## distorter_pipelined_368
module distorter_pipelined_368 #(parameter INT_WIDTH = 4,
                                 FRACT_WIDTH = 12,
                                 DATA_WIDTH = INT_WIDTH + FRACT_WIDTH)
                                (input wire clk_368,
                                 input wire rst_n,
                                 input wire signed [DATA_WIDTH-1 : 0] in_r,
                                 input wire signed [DATA_WIDTH-1 : 0] in_i,
                                 input wire signed [DATA_WIDTH-1 : 0] a10_r,
                                 input wire signed [DATA_WIDTH-1 : 0] a10_i,
                                 input wire signed [DATA_WIDTH-1 : 0] a30_r,
                                 input wire signed [DATA_WIDTH-1 : 0] a30_i,
                                 input wire signed [DATA_WIDTH-1 : 0] a50_r,
                                 input wire signed [DATA_WIDTH-1 : 0] a50_i,
                                 output reg signed [DATA_WIDTH-1 : 0] out_r,
                                 output reg signed [DATA_WIDTH-1 : 0] out_i);
Size: ~13,000 cells after synthesis, roughly 610 flip-flops, ~160 I/O pins, roughly 0.12 sq mm of cells after synthesis.
==> flow/config.mk <==
export PLATFORM = sky130hd
export DESIGN_NAME = distorter_pipelined_368
export DESIGN_NICKNAME = distorter_pipelined_368
export VERILOG_FILES = /design/flow/design.v
export SDC_FILE = /design/flow/constraint.sdc
export NUM_CORES = 4
export LEC_CHECK = 0
export ABC_AREA = 1
export CAP_MARGIN = 5
export CELL_PAD_IN_SITES_GLOBAL_PLACEMENT = 1
export CORE_ASPECT_RATIO = 0.75
export CORE_MARGIN = 5
export CORE_UTILIZATION = 46
export CTS_CLUSTER_DIAMETER = 139
export GPL_TIMING_DRIVEN = 1
export HOLD_SLACK_MARGIN = 0.1
export MAX_ROUTING_LAYER = met4
export MIN_ROUTING_LAYER = met1
export PLACE_DENSITY_LB_ADDON = 0.07
export SETUP_SLACK_MARGIN = -0.06
export SLEW_MARGIN = 40
export TNS_END_PERCENT = 5
==> flow/constraint.sdc <==
create_clock -name core_clock -period 8.83 [get_ports {clk_368}]
set_input_delay 1.7660 -clock core_clock [delete_from_list [all_inputs] [get_ports {clk_368}]]
set_output_delay 1.7660 -clock core_clock [all_outputs]
set_load 0.01 [all_outputs]
run.sh (not shown) runs the stock make flow with config.mk's settings and CLKGATE_MAP_FILE=.
The starting point passed the timing, DRC and antenna checks.
Edit:
==> flow/config.mk (replaced) <==
export PLATFORM = sky130hd
export DESIGN_NAME = distorter_pipelined_368
export DESIGN_NICKNAME = distorter_pipelined_368
export VERILOG_FILES = /design/flow/design.v
export SDC_FILE = /design/flow/constraint.sdc
export NUM_CORES = 4
export LEC_CHECK = 0
export CAP_MARGIN = 20
export CELL_PAD_IN_SITES_GLOBAL_PLACEMENT = 2
export CORE_MARGIN = 2
export CORE_UTILIZATION = 32
export SLEW_MARGIN = 25
==> flow/constraint.sdc (replaced) <==
create_clock -name core_clock -period 13.9 [get_ports {clk_368}]
set_input_delay 2.7800 -clock core_clock [delete_from_list [all_inputs] [get_ports {clk_368}]]
set_output_delay 2.7800 -clock core_clock [all_outputs]
set_load 0.01 [all_outputs]
After rerunning: The changed run went through all stages and came out clean; first-iteration DRC count came out lower by well over a third; fmax fell by a few percent; worst setup slack improved by 4500 ps; global-route usage shrinks by 8.4 points; worst hold slack loses 9.8 ps; wire length went down by a few percent; utilization falls by 14 points; sequential cell count stays the same; cell area fell by a few percent.
Edit:
--- a/flow/config.mk
+++ b/flow/config.mk
@@ -8,2 +8 @@
-export CAP_MARGIN = 20
-export CELL_PAD_IN_SITES_GLOBAL_PLACEMENT = 2
+export CAP_MARGIN = 15
@@ -11,2 +10,2 @@
-export CORE_UTILIZATION = 32
-export SLEW_MARGIN = 25
+export CORE_UTILIZATION = 72
+export SLEW_MARGIN = 20
==> flow/constraint.sdc (replaced) <==
create_clock -name core_clock -period 5.98 [get_ports {clk_368}]
set_input_delay 1.1960 -clock core_clock [delete_from_list [all_inputs] [get_ports {clk_368}]]
set_output_delay 1.1960 -clock core_clock [all_outputs]
set_load 0.01 [all_outputs]
The changed run ran to the end with violations: setup timing.
Clock-buffer cell count goes down by 22.
Design area goes up by roughly a tenth.
Sequential cell count stays the same.
Maximum frequency goes up by roughly a tenth.
Synthesized cell count is unchanged.
Edit:
--- a/flow/config.mk
+++ b/flow/config.mk
@@ -8 +8 @@
-export CAP_MARGIN = 15
+export CAP_MARGIN = 20
@@ -10 +10,3 @@
-export CORE_UTILIZATION = 72
+export CORE_UTILIZATION = 68
+export CTS_CLUSTER_DIAMETER = 93
+export SETUP_SLACK_MARGIN = 1.04
==> flow/constraint.sdc (replaced) <==
create_clock -name core_clock -period 3.68 [get_ports {clk_368}]
set_input_delay 0.7360 -clock core_clock [delete_from_list [all_inputs] [get_ports {clk_368}]]
set_output_delay 0.7360 -clock core_clock [all_outputs]
set_load 0.01 [all_outputs]
The changed run ran to the end with violations: setup timing; fmax rose by 3.9%; wire length fell by about 6%; worst setup slack is worse by 2000 ps; synthesized cell count stays the same; sequential share of layout area fell by 0.20 points; sequential cell count is unchanged; final area rose by about 1.7%; hold slack is worse by 280 ps; register-to-register slack is worse by 2000 ps.
Edit:
--- a/flow/config.mk
+++ b/flow/config.mk
@@ -10,3 +10 @@
-export CORE_UTILIZATION = 68
-export CTS_CLUSTER_DIAMETER = 93
-export SETUP_SLACK_MARGIN = 1.04
+export CORE_UTILIZATION = 40
==> flow/constraint.sdc (replaced) <==
create_clock -name core_clock -period 9.0 [get_ports {clk_368}]
set_input_delay 1.8000 -clock core_clock [delete_from_list [all_inputs] [get_ports {clk_368}]]
set_output_delay 1.8000 -clock core_clock [all_outputs]
set_load 0.01 [all_outputs]
The new run finished clean.
Die area went up by well over a third.
Wire length went down by roughly a tenth.
Global-route usage went down by 17 points.
Edit:
--- a/flow/config.mk
+++ b/flow/config.mk
@@ -8,0 +9 @@
+export CELL_PAD_IN_SITES_DETAIL_PLACEMENT = 2
@@ -10,0 +12 @@
+export SETUP_SLACK_MARGIN = -0.79
After rerunning:
- The changed run ended with an error in 5_1_grt with ODB-0269
- synthesized cell count does not change
- die size is unchanged
- synthesized area is unchanged

---

== exp/tundra ==
distorter_pipelined_368 again, from the RTL that the note above started with.
==> flow/config.mk <==
export PLATFORM = sky130hd
export DESIGN_NAME = distorter_pipelined_368
export DESIGN_NICKNAME = distorter_pipelined_368
export VERILOG_FILES = /design/flow/design.v
export SDC_FILE = /design/flow/constraint.sdc
export NUM_CORES = 4
export LEC_CHECK = 0
export CAP_MARGIN = 20
export CORE_MARGIN = 2
export CORE_UTILIZATION = 72
export CTS_CLUSTER_SIZE = 72
export HOLD_SLACK_MARGIN = 0.29
export PLACE_DENSITY_LB_ADDON = 0.01
export SETUP_SLACK_MARGIN = 2.01
export SLEW_MARGIN = 20
==> flow/constraint.sdc <==
create_clock -name core_clock -period 6.86 [get_ports {clk_368}]
set_input_delay 1.3720 -clock core_clock [delete_from_list [all_inputs] [get_ports {clk_368}]]
set_output_delay 1.3720 -clock core_clock [all_outputs]
set_load 0.01 [all_outputs]
The layout from exp/tundra, despite a flow that completed every stage, fails the layout checks, with the failing checks listed as negative setup slack.
Modified inputs, exp/umber compared to exp/tundra
# exp/tundra
export LEC_CHECK = 0
export CAP_MARGIN = 20
export CORE_MARGIN = 2
export CORE_UTILIZATION = 72
export CTS_CLUSTER_SIZE = 72
export HOLD_SLACK_MARGIN = 0.29
export PLACE_DENSITY_LB_ADDON = 0.01
export SETUP_SLACK_MARGIN = 2.01
export SLEW_MARGIN = 20
create_clock -name core_clock -period 6.86 [get_ports {clk_368}]
# exp/umber
export LEC_CHECK = 0
export CAP_MARGIN = 20
export CORE_MARGIN = 2
export CORE_UTILIZATION = 40
export SLEW_MARGIN = 20
create_clock -name core_clock -period 8.64 [get_ports {clk_368}]
## What came out
exp/umber completed end to end with timing, DRC and antenna clean.
Reported for exp/tundra and exp/umber, area figure in the yosys stat output turned out identical to the last digit.
exp/umber packs its core looser than exp/tundra.
exp/umber has more setup slack than exp/tundra.
exp/umber gives less first-pass GRT wire length than exp/tundra did.
The lower detailed-route vias per instance came out of exp/umber.
exp/tundra → exp/umber: area share of buffers outside the clock network lower, number of tap instances higher, sum of routed wire length over all layers lower, minimum clock period higher.
diff inputs: exp/umber => exp/amber
# exp/umber
export LEC_CHECK = 0
export CAP_MARGIN = 20
export CORE_MARGIN = 2
export CORE_UTILIZATION = 40
export SLEW_MARGIN = 20
create_clock -name core_clock -period 8.64 [get_ports {clk_368}]
# exp/amber
export LEC_CHECK = 0
export CAP_MARGIN = 20
export CORE_MARGIN = 2
export CORE_UTILIZATION = 70
export CTS_CLUSTER_DIAMETER = 93
export SETUP_SLACK_MARGIN = 0.74
export SLEW_MARGIN = 20
create_clock -name core_clock -period 3.68 [get_ports {clk_368}]
[summary]
- Completing all stages was not enough for exp/amber: its layout failed the final checks because of negative setup slack.
- Taking exp/umber as the reference, in exp/amber routed wire length went up, number of clock buffers in the layout went up, growth of design area from synthesis to finish went up, final design area excluding fillers went up.
- Starting density of the core delta for exp/amber relative to exp/umber: 30 points higher
Setup changes, exp/amber to exp/delta
# exp/amber
export LEC_CHECK = 0
export CAP_MARGIN = 20
export CORE_MARGIN = 2
export CORE_UTILIZATION = 70
export CTS_CLUSTER_DIAMETER = 93
export SETUP_SLACK_MARGIN = 0.74
export SLEW_MARGIN = 20
create_clock -name core_clock -period 3.68 [get_ports {clk_368}]
# exp/delta
export LEC_CHECK = 0
export CAP_MARGIN = 20
export CORE_MARGIN = 2
export CORE_UTILIZATION = 25
export SLEW_MARGIN = 20
create_clock -name core_clock -period 8.64 [get_ports {clk_368}]
Results
exp/delta vs exp/amber, critical path launch point: in_i_reg5[4] vs in_r_reg5[4]. Die area: exp/delta worse than exp/amber. Against exp/amber, exp/delta comes in 79% lower on non-clock buffer count. Overall routed net length: exp/delta < exp/amber. Compared with exp/amber, exp/delta shows a lower global-route usage. Summary of exp/amber and exp/delta: one run falls short of a clean finish, namely exp/amber. Routed length on met3 (exp/delta vs. exp/amber) decreases by more than a quarter. The floorplan die width of exp/delta exceeds that of exp/amber by about 70%.
Relative to exp/delta, the following input files were edited for exp/indigo:
# exp/delta
export LEC_CHECK = 0
export CAP_MARGIN = 20
export CORE_MARGIN = 2
export CORE_UTILIZATION = 25
export SLEW_MARGIN = 20
create_clock -name core_clock -period 8.64 [get_ports {clk_368}]
# exp/indigo
export LEC_CHECK = 0
export CAP_MARGIN = 20
export CELL_PAD_IN_SITES_GLOBAL_PLACEMENT = 0
export CORE_MARGIN = 2
export CORE_UTILIZATION = 32
export MIN_ROUTING_LAYER = met2
export SLEW_MARGIN = 25
create_clock -name core_clock -period 13.9 [get_ports {clk_368}]
### Flow results
- Both conditions hold for exp/indigo: the flow ran to the end and the final layout passed the timing, DRC and antenna checks.
- exp/delta has a lower worst setup slack than exp/indigo.
- Worst path buffer plus inverter count (lower): exp/indigo
- exp/delta has lower final-layout worst hold slack than exp/indigo.
- exp/delta ended up with more cell instances than exp/indigo did.
- Cell area after layout (exp/indigo vs. exp/delta) decreases by a few percent
- Diff exp/delta -> exp/indigo: count of antenna-violating nets left after detailed routing closely matched the old numbers; routed wire length decreased by 1900 um relative to the old numbers.
- Side by side, ratio of final minimum period to clock period turned out lower in exp/indigo than in exp/delta.
- When exp/indigo is measured against exp/delta, its met1 global-route usage turns out 17 points lower.
- Comparing exp/delta with exp/indigo, the number of ports placed on the die boundary came out essentially unchanged.

---

== v45 ==
distorter_pipelined_368 again, from the RTL that the note above started with.
clock: 9.0 ns
lec_check: 0
abc_area: 1
cap_margin: 20
cell_pad_in_sites_detail_placement: 1
cell_pad_in_sites_global_placement: 1
core_aspect_ratio: 1.05
core_margin: 2
core_utilization: 30
cts_cluster_diameter: 283
gpl_routability_driven: 0
hold_slack_margin: 0.07
place_density_lb_addon: 0.13
setup_slack_margin: -0.79
slew_margin: 35
v45 went all the way through synthesis, placement and routing and the layout is clean on timing, DRC and antenna.
Input-level comparison between v20 and v45:
# v45
export LEC_CHECK = 0
export ABC_AREA = 1
export CAP_MARGIN = 20
export CELL_PAD_IN_SITES_DETAIL_PLACEMENT = 1
export CELL_PAD_IN_SITES_GLOBAL_PLACEMENT = 1
export CORE_ASPECT_RATIO = 1.05
export CORE_MARGIN = 2
export CORE_UTILIZATION = 30
export CTS_CLUSTER_DIAMETER = 283
export GPL_ROUTABILITY_DRIVEN = 0
export HOLD_SLACK_MARGIN = 0.07
export PLACE_DENSITY_LB_ADDON = 0.13
export SETUP_SLACK_MARGIN = -0.79
export SLEW_MARGIN = 35
create_clock -name core_clock -period 9.0 [get_ports {clk_368}]
# v20
export LEC_CHECK = 0
export CAP_MARGIN = 20
export CORE_MARGIN = 2
export CORE_UTILIZATION = 64
export SLEW_MARGIN = 20
create_clock -name core_clock -period 3.68 [get_ports {clk_368}]
Results
- Completing all stages was not enough for v20: its layout failed the final checks because of negative setup slack.
- Between v20 and v45, it is v20 whose relative area of non-clock buffer cells in the final design is higher, by 9.7 points.
- Of v45 and v20, the lower worst-case setup margin in the final layout belongs to v20.
- v45 ended up with dfrtp_1 as its critical-path cell with the highest stage delay; v20 ended up with fa_1.
- The inserted tap cell count reported for v20 is smaller than that of v45 by 2742.
The inputs of v14 differ from those of v20 as listed below.
# v20
export LEC_CHECK = 0
export CAP_MARGIN = 20
export CORE_MARGIN = 2
export CORE_UTILIZATION = 64
export SLEW_MARGIN = 20
create_clock -name core_clock -period 3.68 [get_ports {clk_368}]
# v14
export LEC_CHECK = 0
export CAP_MARGIN = 15
export CORE_MARGIN = 2
export CORE_UTILIZATION = 72
export CTS_CLUSTER_SIZE = 72
export HOLD_SLACK_MARGIN = -0.08
export SETUP_SLACK_MARGIN = 0.31
export SLEW_MARGIN = 20
create_clock -name core_clock -period 7.09 [get_ports {clk_368}]
[summary]
Status for v20 and v14: no clean run. v20 ran in full, but the layout does not pass; the checks complain about negative setup slack. v14 finished all stages; however, its layout fails the closing checks, the failures being negative setup slack. v14 — post-detailed-routing wire length 0.76% lower, v20 as reference. v20 ended up with in_r_reg5[4] as its launching element of the worst setup path; v14 ended up with in_r_reg5[5]. Tally of buffers added on design ports came out exactly the same in v20 and v14.
## Diff of input files: v8 against v14
# v14
export LEC_CHECK = 0
export CAP_MARGIN = 15
export CORE_MARGIN = 2
export CORE_UTILIZATION = 72
export CTS_CLUSTER_SIZE = 72
export HOLD_SLACK_MARGIN = -0.08
export SETUP_SLACK_MARGIN = 0.31
export SLEW_MARGIN = 20
create_clock -name core_clock -period 7.09 [get_ports {clk_368}]
# v8
export LEC_CHECK = 0
export CAP_MARGIN = 20
export CORE_MARGIN = 2
export CORE_UTILIZATION = 9
export SLEW_MARGIN = 20
create_clock -name core_clock -period 9.0 [get_ports {clk_368}]
==> comparison <==
- Final cell count, v8 vs v14: up by more than half
- v8 was carried through to the last stage, and its layout satisfied the timing, DRC and antenna checks.
- Row final weighted congestion of routability-driven global placement: v8 lower / v14 higher
- Compare v8 and v14 | total antenna diodes in the routed design lower: v14
- [compare] base=v14 new=v8: hold slack level; clock-buffer cell count has increased.

---

Setup of build 69:
Starting RTL as in the previous note.
export LEC_CHECK = 0
export ABC_AREA = 0
export CAP_MARGIN = 5
export CELL_PAD_IN_SITES_GLOBAL_PLACEMENT = 1
export CORE_ASPECT_RATIO = 1.93
export CORE_MARGIN = 5
export CORE_UTILIZATION = 46
export CTS_CLUSTER_DIAMETER = 139
export GPL_TIMING_DRIVEN = 0
export HOLD_SLACK_MARGIN = 0.1
export MAX_ROUTING_LAYER = met4
export MIN_ROUTING_LAYER = met1
export SLEW_MARGIN = 40
export TNS_END_PERCENT = 5
create_clock -name core_clock -period 7.78 [get_ports {clk_368}]
Finished, but not clean: build 69, with negative setup slack.
> inputs changed (build 69 -> build 30)
Settings: a change of CORE_MARGIN from 5 to 2; a deleted TNS_END_PERCENT that had been 5; a change of CORE_ASPECT_RATIO from 1.93 to 0.55; a deleted HOLD_SLACK_MARGIN that had been 0.1; a change of CORE_UTILIZATION from 46 to 32; a deleted GPL_TIMING_DRIVEN that had been 0; a change of CAP_MARGIN from 5 to 20; a change of CELL_PAD_IN_SITES_GLOBAL_PLACEMENT from 1 to 0; a deleted CTS_CLUSTER_DIAMETER that had been 139; a deleted ABC_AREA that had been 0; a change of SLEW_MARGIN from 40 to 25; a change of the clock period (ns, I/O delays scaled along) from 7.78 to 13.9.
Notes after the runs:
Per the final summary, build 30 finished and its layout is clean on timing, DRC and antenna.
Max buffer count from post-CTS setup fixing across build 69 and build 30: build 69
In the reports for build 69 and build 30, the larger via count normalized by instance count belongs to build 69.
Summary of build 30 over build 69: total detailed-routing wirelength now sits lower, met3 wire length now sits higher, final critical-path required period now sits higher.
Area added between synthesis and finish: higher on build 69
Going from build 69 to build 30, minimum setup slack in the final design rose by 4.92 ns; via count fell by about 8%.
Comparing build 69 against build 30, there is no change at all in synthesized cell count.
Input-level comparison between build 18 and build 30:
Settings: SETUP_SLACK_MARGIN: unset -> 1.42; CORE_ASPECT_RATIO: 0.55 -> 0.78; CORE_UTILIZATION: 32 -> 72; MAX_ROUTING_LAYER: met4 -> unset; PLACE_DENSITY_LB_ADDON: unset -> 0.17; ABC_AREA: unset -> 0; SLEW_MARGIN: 25 -> 35; TNS_END_PERCENT: unset -> 5; the clock period (ns, I/O delays scaled along): 13.9 -> 7.78.
Results
- Of build 30 and build 18, the higher core footprint belongs to build 30.
- Between build 30 and build 18, the post-route cell area is higher for build 18.
- Endpoint arrival time on the critical path ended up 1.47 ns lower on build 18 than on build 30.
- On final setup slack of the worst path, build 18 does worse than build 30.
- Re via count: build 30 was lower than build 18.
- Comparing build 30 and build 18, the lower area added between synthesis and finish is on build 30.
- Diff build 30 and build 18: period utilization lower in build 30
- | number of buffers created by CTS | higher: build 30 |
The inputs of build 23 differ from those of build 18 as listed below.
Settings: setting CTS_CLUSTER_SIZE to 90 for the first time; changing the clock period (ns, I/O delays scaled along) from 7.78 to 4.88.
--- outcome ---
Completing all stages was not enough for build 23: its layout failed the final checks because of negative setup slack. Build 23 vs build 18: wire length per cell up in build 23. | worst setup slack | build 23 vs build 18 | worse |. The global placer's final weighted congestion of build 23 is higher than that of build 18. Build 18 → build 23: global-route usage over all layers now sits higher, final critical delay including setup and external delays now sits higher, first-pass GRT wire length now sits higher. Going from build 18 to build 23, the multi-input combinational area share was found to have gone down by 4.5 points.
> inputs changed (build 23 -> build 80)
Settings: PLACE_DENSITY now 0.64, previously not set; PLACE_DENSITY_LB_ADDON no longer set, was 0.17; CTS_CLUSTER_SIZE no longer set, was 90; CAP_MARGIN now 5, was 20; the clock period (ns, I/O delays scaled along) now 7.78, was 4.88.
==> results <==
- Build 80: flow completed, timing, DRC and antenna clean
- Build 80 contains fewer vias than build 23.
- Number of search-and-repair iterations in the first detailed-routing pass in build 80 is 1 lower than in build 23
- Of build 23 and build 80, the higher placed wire-length estimate belongs to build 23.
- In the flow results for build 23 and build 80, the count of cells along the worst register-to-register path is larger on build 23.
- Compared with build 23, build 80 shows a lower area added between synthesis and finish.
- When build 80 is measured against build 23, its count of clock-buffer cells in the layout turns out about 11% lower.
- Comparing headroom to the max-slew limit for build 23 and build 80, the bigger number came from build 23.
The following lists how build 66 was set up differently from build 80:
Settings: SLEW_MARGIN: 35 -> 20; CAP_MARGIN: 5 -> 0; ABC_AREA: 0 -> 1; SETUP_SLACK_MARGIN: 1.42 -> 0.77; TNS_END_PERCENT: 5 -> 40; CORE_ASPECT_RATIO: 0.78 -> 0.64; the clock period (ns, I/O delays scaled along): 7.78 -> 2.58.
--- outcome ---
Re simple-gate share of the synthesized area: build 66 and build 80 aren't equal, and the higher value belongs to build 80. On chip area estimate from yosys synthesis: build 66 sits above build 80. The area after synthesis of build 66 exceeds that of build 80 by 4.7%. Across both runs, clock buffer count from CTS was lower for build 66 than for build 80. Build 66 failed in 5_1_grt with GRT-0232. Build 66 against build 80: adder-cell share of the synthesized area lost 2.5 points, post-CTS setup repair buffer count climbed 47, y dimension of the die went down about 7%. Area enclosed by the die boundary in build 66 is 0.0073 mm^2 higher than in build 80. Compare build 66 and build 80 | post-cts sizing count higher: build 66.
